==> run a: inputs <==
Design copyEngine, start of the top module:
module copyEngine  #(
    parameter DATA_WIDTH       = 64,
    parameter ADDR_WIDTH       = 32,
    parameter LEN              = 16,
    parameter FULL_WORD_SIZE   = DATA_WIDTH / 8
) (
    input                             rstn,
    input                             clk,
    input                             src_dw_sel_i, 
    input                             dst_dw_sel_i, 
    input                             copy_i,
    input                             set_i,
    input        [7:0]                setVal_i,
    input                             flush_i,
    input        [LEN-1:0]            len_i,
    input        [ADDR_WIDTH-1:0]     src_i,
    input        [ADDR_WIDTH-1:0]     dst_i,
    output logic                      done_o,
    output logic                      mem_re_r,
    output logic [ADDR_WIDTH-1:0]     mem_rad_r,
    input                             mem_rreq_rdy,
    input        [DATA_WIDTH-1:0]     mem_rdat,
    input                             mem_rdat_rdy,
    output logic [FULL_WORD_SIZE-1:0] mem_bwe_r,
    output logic [ADDR_WIDTH-1:0]     mem_wad_r,
    output logic [DATA_WIDTH-1:0]     mem_wdat_r,
    input                             mem_wreq_rdy,
    output logic                      flush_r,
    output logic [ADDR_WIDTH-1:0]     cmd_adr_r,
    input                             cmd_rdy
);
make LEC_CHECK=0 ABC_AREA=0 CAP_MARGIN=30 CELL_PAD_IN_SITES_DETAIL_PLACEMENT=1 CELL_PAD_IN_SITES_GLOBAL_PLACEMENT=1 CORE_ASPECT_RATIO=0.99 CORE_MARGIN=9 CORE_UTILIZATION=40 CTS_CLUSTER_DIAMETER=36 CTS_CLUSTER_SIZE=52 MAX_ROUTING_LAYER=met4 MIN_ROUTING_LAYER=met2 SLEW_MARGIN=20 finish   # period 11.5 ns
run.sh (not shown) runs the stock make flow with config.mk's settings and CLKGATE_MAP_FILE=.
==> run b (differences from run a) <==
- ABC_AREA: 0 -> not set
- CAP_MARGIN: 30 -> 20
- CELL_PAD_IN_SITES_DETAIL_PLACEMENT: 1 -> not set
- CELL_PAD_IN_SITES_GLOBAL_PLACEMENT: 1 -> not set
- CORE_ASPECT_RATIO: 0.99 -> not set
- CORE_MARGIN: 9 -> 2
- CORE_UTILIZATION: 40 -> 72
- CTS_CLUSTER_DIAMETER: 36 -> not set
- CTS_CLUSTER_SIZE: 52 -> not set
- MAX_ROUTING_LAYER: met4 -> not set
- MIN_ROUTING_LAYER: met2 -> not set
==> flow/constraint.sdc (replaced) <==
create_clock -name core_clock -period 2.68 [get_ports {clk}]
set_input_delay 0.5360 -clock core_clock [delete_from_list [all_inputs] [get_ports {clk}]]
set_output_delay 0.5360 -clock core_clock [all_outputs]
set_load 0.01 [all_outputs]
==> run c (differences from run a) <==
- CAP_MARGIN: 30 -> 20
- CELL_PAD_IN_SITES_DETAIL_PLACEMENT: 1 -> not set
- CELL_PAD_IN_SITES_GLOBAL_PLACEMENT: 1 -> not set
- CORE_ASPECT_RATIO: 0.99 -> 1.08
- CORE_MARGIN: 9 -> 4
- CORE_UTILIZATION: 40 -> 54
- CTS_CLUSTER_DIAMETER: 36 -> 326
- CTS_CLUSTER_SIZE: 52 -> not set
- MAX_ROUTING_LAYER: met4 -> met5
- MIN_ROUTING_LAYER: met2 -> not set
- SETUP_SLACK_MARGIN: not set -> 0.92
- SLEW_MARGIN: 20 -> 15
- TNS_END_PERCENT: not set -> 70
==> flow/constraint.sdc (replaced) <==
create_clock -name core_clock -period 5.61 [get_ports {clk}]
set_input_delay 1.1220 -clock core_clock [delete_from_list [all_inputs] [get_ports {clk}]]
set_output_delay 1.1220 -clock core_clock [all_outputs]
set_load 0.01 [all_outputs]
==> impl_metrics.yaml <==
# synthesis and place-and-route metrics
outcome:
  status: "failed layout checks"
  so_faults: "setup timing"
final_layout:
  seq_share: 0.402
  regArea_mm2: 0.0246
  largest_cell_class: "sequential cells"
  buffers: 932
route:
  routed_wl_um: 160000
  drc: 0
  vias: 38704
critical_path:
  cp.depth: 42
  r2r-end: "bufNum_r[2]"
  crit_type: "reg2reg"
die:
  coreArea_mm2: 0.0854
  die_h_um: 314
  die_area_mm2: 0.0914
placed_design:
  gp_congestion: 0.983
final_timing:
  fin_skew_ps: 57.3
  worst_slack_ps: -1700
  setup_viol: 134
  timing.hold.ws_ps: 452
global_route:
  met1_usage: 0.432
That was run c.
==> impl_metrics.yaml <==
# yosys + openroad results
die:
  coreArea_mm2: 0.0643
  die_area_mm2: 0.0670
  placementRows: 93
  die_h_um: 259
  fp.dieW_um: 259
outcome:
  stop_stage: "clock tree synthesis"
  error: "[ERROR DPL-0033] detailed placement checks failed during check placement."
  status: "did not finish"
synth:
  yosysTopAreaCell: "edfxtp_1"
  ys_ff: 880
  async_flop_share: 0.418
  fa_ha_area_frac: 0.0282
placed_design:
  gp_congestion: 1.08
That was run b.
==> impl_metrics.yaml <==
# synthesis and place-and-route metrics
final_layout:
  regArea_mm2: 0.0246
  largest_cell_class: "sequential cells"
die:
  die_area_mm2: 0.130
  die_h_um: 358
placed_design:
  gp_congestion: 1.01
route:
  drc: 0
  routed_wl_um: 178000
final_timing:
  worst_slack_ps: 1220
critical_path:
  r2r-end: "bufNum_r[2]"
  cp.depth: 42
outcome:
  status: "complete, no violations"
global_route:
  met1_usage: 0
That was run a.


==> inputs of nickel <==
Starting RTL as in the previous note.
==> flow/config.mk <==
export PLATFORM = sky130hd
export DESIGN_NAME = copyEngine
export DESIGN_NICKNAME = copyEngine
export VERILOG_FILES = /design/flow/design.v
export SDC_FILE = /design/flow/constraint.sdc
export NUM_CORES = 4
export LEC_CHECK = 0
export ABC_AREA = 0
export CAP_MARGIN = 20
export CORE_ASPECT_RATIO = 1.08
export CORE_MARGIN = 4
export CORE_UTILIZATION = 72
export CTS_CLUSTER_DIAMETER = 33
export CTS_CLUSTER_SIZE = 58
export MAX_ROUTING_LAYER = met5
export PLACE_DENSITY_LB_ADDON = 0.0
export SETUP_SLACK_MARGIN = 2.2
export SLEW_MARGIN = 15
export TNS_END_PERCENT = 70
==> flow/constraint.sdc <==
create_clock -name core_clock -period 7.11 [get_ports {clk}]
set_input_delay 1.4220 -clock core_clock [delete_from_list [all_inputs] [get_ports {clk}]]
set_output_delay 1.4220 -clock core_clock [all_outputs]
set_load 0.01 [all_outputs]
==> sierra (differences from nickel) <==
==> flow/config.mk (replaced) <==
export PLATFORM = sky130hd
export DESIGN_NAME = copyEngine
export DESIGN_NICKNAME = copyEngine
export VERILOG_FILES = /design/flow/design.v
export SDC_FILE = /design/flow/constraint.sdc
export NUM_CORES = 4
export LEC_CHECK = 0
export CAP_MARGIN = 20
export CORE_ASPECT_RATIO = 1.72
export CORE_MARGIN = 2
export CORE_UTILIZATION = 72
export CTS_CLUSTER_DIAMETER = 27
export CTS_CLUSTER_SIZE = 42
export PLACE_DENSITY_LB_ADDON = 0.01
export SETUP_SLACK_MARGIN = 0.79
export SLEW_MARGIN = 20
==> flow/constraint.sdc (replaced) <==
create_clock -name core_clock -period 2.67 [get_ports {clk}]
set_input_delay 0.5340 -clock core_clock [delete_from_list [all_inputs] [get_ports {clk}]]
set_output_delay 0.5340 -clock core_clock [all_outputs]
set_load 0.01 [all_outputs]
==> cedar (differences from nickel) <==
==> flow/config.mk (replaced) <==
export PLATFORM = sky130hd
export DESIGN_NAME = copyEngine
export DESIGN_NICKNAME = copyEngine
export VERILOG_FILES = /design/flow/design.v
export SDC_FILE = /design/flow/constraint.sdc
export NUM_CORES = 4
export LEC_CHECK = 0
export CAP_MARGIN = 20
export CORE_MARGIN = 2
export CORE_UTILIZATION = 40
export SLEW_MARGIN = 20
==> flow/constraint.sdc (replaced) <==
create_clock -name core_clock -period 9.49 [get_ports {clk}]
set_input_delay 1.8980 -clock core_clock [delete_from_list [all_inputs] [get_ports {clk}]]
set_output_delay 1.8980 -clock core_clock [all_outputs]
set_load 0.01 [all_outputs]
==> summary of the runs <==
cedar produced a clean layout. sierra never finished: it broke off in clock tree synthesis (DPL-0033). nickel never finished: it broke off in global routing (GRT-0116). In synthesized cell count, cedar and nickel do not differ. Area after synthesis is the same in cedar and sierra. The lowest die area belongs to sierra, the highest to cedar.


==> job 8275 <==
Starting RTL as in the previous note.
clock: 3.77 ns
lec_check: 0
abc_area: 1
cap_margin: 20
core_aspect_ratio: 1.42
core_margin: 2
core_utilization: 72
cts_cluster_diameter: 171
cts_cluster_size: 10
slew_margin: 20
==> inputs of job 5887, as changes to job 8275 <==
- ABC_AREA: 1 -> 0
- CORE_ASPECT_RATIO: 1.42 -> 1.08
- CORE_MARGIN: 2 -> 4
- CORE_UTILIZATION: 72 -> 54
- CTS_CLUSTER_DIAMETER: 171 -> 359
- CTS_CLUSTER_SIZE: 10 -> default
- MAX_ROUTING_LAYER: default -> met5
- SETUP_SLACK_MARGIN: default -> 0.55
- SLEW_MARGIN: 20 -> 15
- TNS_END_PERCENT: default -> 70
==> flow/constraint.sdc (replaced) <==
create_clock -name core_clock -period 5.27 [get_ports {clk}]
set_input_delay 1.0540 -clock core_clock [delete_from_list [all_inputs] [get_ports {clk}]]
set_output_delay 1.0540 -clock core_clock [all_outputs]
set_load 0.01 [all_outputs]
==> notes <==
Job 8275 ended with an error in global routing (5_1_grt) with GRT-0232. Job 5887 produced a layout that fails on negative setup slack. Between job 5887 and job 8275, the lower die area is in job 8275 (gap about 30%, measured against job 8275). Between job 5887 and job 8275, the lower area after synthesis is in job 5887 (gap about 3.6%, measured against job 8275). Of job 5887 and job 8275, job 8275 has the higher synthesized cell count (gap about 27%, measured against job 8275).


==> build 39 <==
Starting RTL as in the previous note.
Design copyEngine, start of the top module:
module copyEngine  #(
    parameter DATA_WIDTH       = 64,
    parameter ADDR_WIDTH       = 32,
    parameter LEN              = 16,
    parameter FULL_WORD_SIZE   = DATA_WIDTH / 8
) (
    input                             rstn,
    input                             clk,
    input                             src_dw_sel_i, 
    input                             dst_dw_sel_i, 
    input                             copy_i,
    input                             set_i,
    input        [7:0]                setVal_i,
    input                             flush_i,
    input        [LEN-1:0]            len_i,
    input        [ADDR_WIDTH-1:0]     src_i,
    input        [ADDR_WIDTH-1:0]     dst_i,
    output logic                      done_o,
    output logic                      mem_re_r,
    output logic [ADDR_WIDTH-1:0]     mem_rad_r,
    input                             mem_rreq_rdy,
    input        [DATA_WIDTH-1:0]     mem_rdat,
    input                             mem_rdat_rdy,
    output logic [FULL_WORD_SIZE-1:0] mem_bwe_r,
    output logic [ADDR_WIDTH-1:0]     mem_wad_r,
    output logic [DATA_WIDTH-1:0]     mem_wdat_r,
    input                             mem_wreq_rdy,
    output logic                      flush_r,
    output logic [ADDR_WIDTH-1:0]     cmd_adr_r,
    input                             cmd_rdy
);
clock: 7.11 ns
lec_check: 0
abc_area: 0
cap_margin: 20
core_aspect_ratio: 1.08
core_margin: 2
core_utilization: 72
cts_cluster_diameter: 33
cts_cluster_size: 58
max_routing_layer: met5
place_density_lb_addon: 0.0
setup_slack_margin: 2.05
slew_margin: 15
tns_end_percent: 70
==> build 55: changes against build 39 <==
--- a/flow/config.mk
+++ b/flow/config.mk
@@ -10,9 +10,8 @@
 export CORE_ASPECT_RATIO = 1.08
-export CORE_MARGIN = 2
-export CORE_UTILIZATION = 72
+export CORE_MARGIN = 4
+export CORE_UTILIZATION = 58
 export CTS_CLUSTER_DIAMETER = 33
-export CTS_CLUSTER_SIZE = 58
 export MAX_ROUTING_LAYER = met5
 export PLACE_DENSITY_LB_ADDON = 0.0
-export SETUP_SLACK_MARGIN = 2.05
+export SETUP_SLACK_MARGIN = 2.2
 export SLEW_MARGIN = 15
==> trial 62: changes against build 39 <==
==> flow/config.mk (replaced) <==
export PLATFORM = sky130hd
export DESIGN_NAME = copyEngine
export DESIGN_NICKNAME = copyEngine
export VERILOG_FILES = /design/flow/design.v
export SDC_FILE = /design/flow/constraint.sdc
export NUM_CORES = 4
export LEC_CHECK = 0
export CAP_MARGIN = 40
export CELL_PAD_IN_SITES_DETAIL_PLACEMENT = 1
export CORE_MARGIN = 9
export CORE_UTILIZATION = 69
export CTS_CLUSTER_DIAMETER = 317
export GPL_ROUTABILITY_DRIVEN = 0
export GPL_TIMING_DRIVEN = 0
export HOLD_SLACK_MARGIN = -0.05
export MAX_ROUTING_LAYER = met4
export MIN_ROUTING_LAYER = met1
export SLEW_MARGIN = 20
==> flow/constraint.sdc (replaced) <==
create_clock -name core_clock -period 11.0 [get_ports {clk}]
set_input_delay 2.2000 -clock core_clock [delete_from_list [all_inputs] [get_ports {clk}]]
set_output_delay 2.2000 -clock core_clock [all_outputs]
set_load 0.01 [all_outputs]
==> comparison table <==
quantity	trial 62	build 39	build 55
DP Cell Count	-	5172	5400
Hold-fix buffers, CTS	-	0	0
Synthesis area per yosys	46780 um^2	46780 um^2	46780 um^2
Fraction of the core area occupied by cells at floorplan	69.65%	72.45%	58.92%
IO Pins	334	334	334
Standard cell area after detailed placement	-	51920 um^2	52420 um^2
Syn. warnings	2	2	2
CTS root buf	-	sky130_fd_sc_hd__clkbuf_16	sky130_fd_sc_hd__clkbuf_16
Compound-Gate Fraction of Synth Area	15.81%	15.81%	15.81%
Core area	67160 um^2	64570 um^2	79390 um^2
Level count of the clock H-tree	-	4	4
Overall chip area	77490 um^2	67020 um^2	85260 um^2
Inserted Clock Buffers	-	137	140
Yosys cell count	4080	4080	4080
Cell Rows	95	97	107
Worst setup slack before clock tree synthesis	-	-411.6 ps	-344.1 ps
Post-CTS setup repair buffer count	-	93	9
Status	did not finish	did not finish	finished with violations
Failing step	detailed placement	global routing	-
Layout check failures	-	-	negative setup slack
Area share, top type	32.87%	32.87%	32.87%
Buffer levels on the longest clock path	-	3	3
Die extent in y	278.4 um	268.9 um	303.1 um
CTS Sinks	-	880	880
Routability cong.	-	1.024	0.9729
Detailed-placement wirelength estimate	-	110500 um	97480 um
Number of cells upsized or downsized after cts	-	392	57
Die outline width	278.4 um	249.3 um	281.3 um
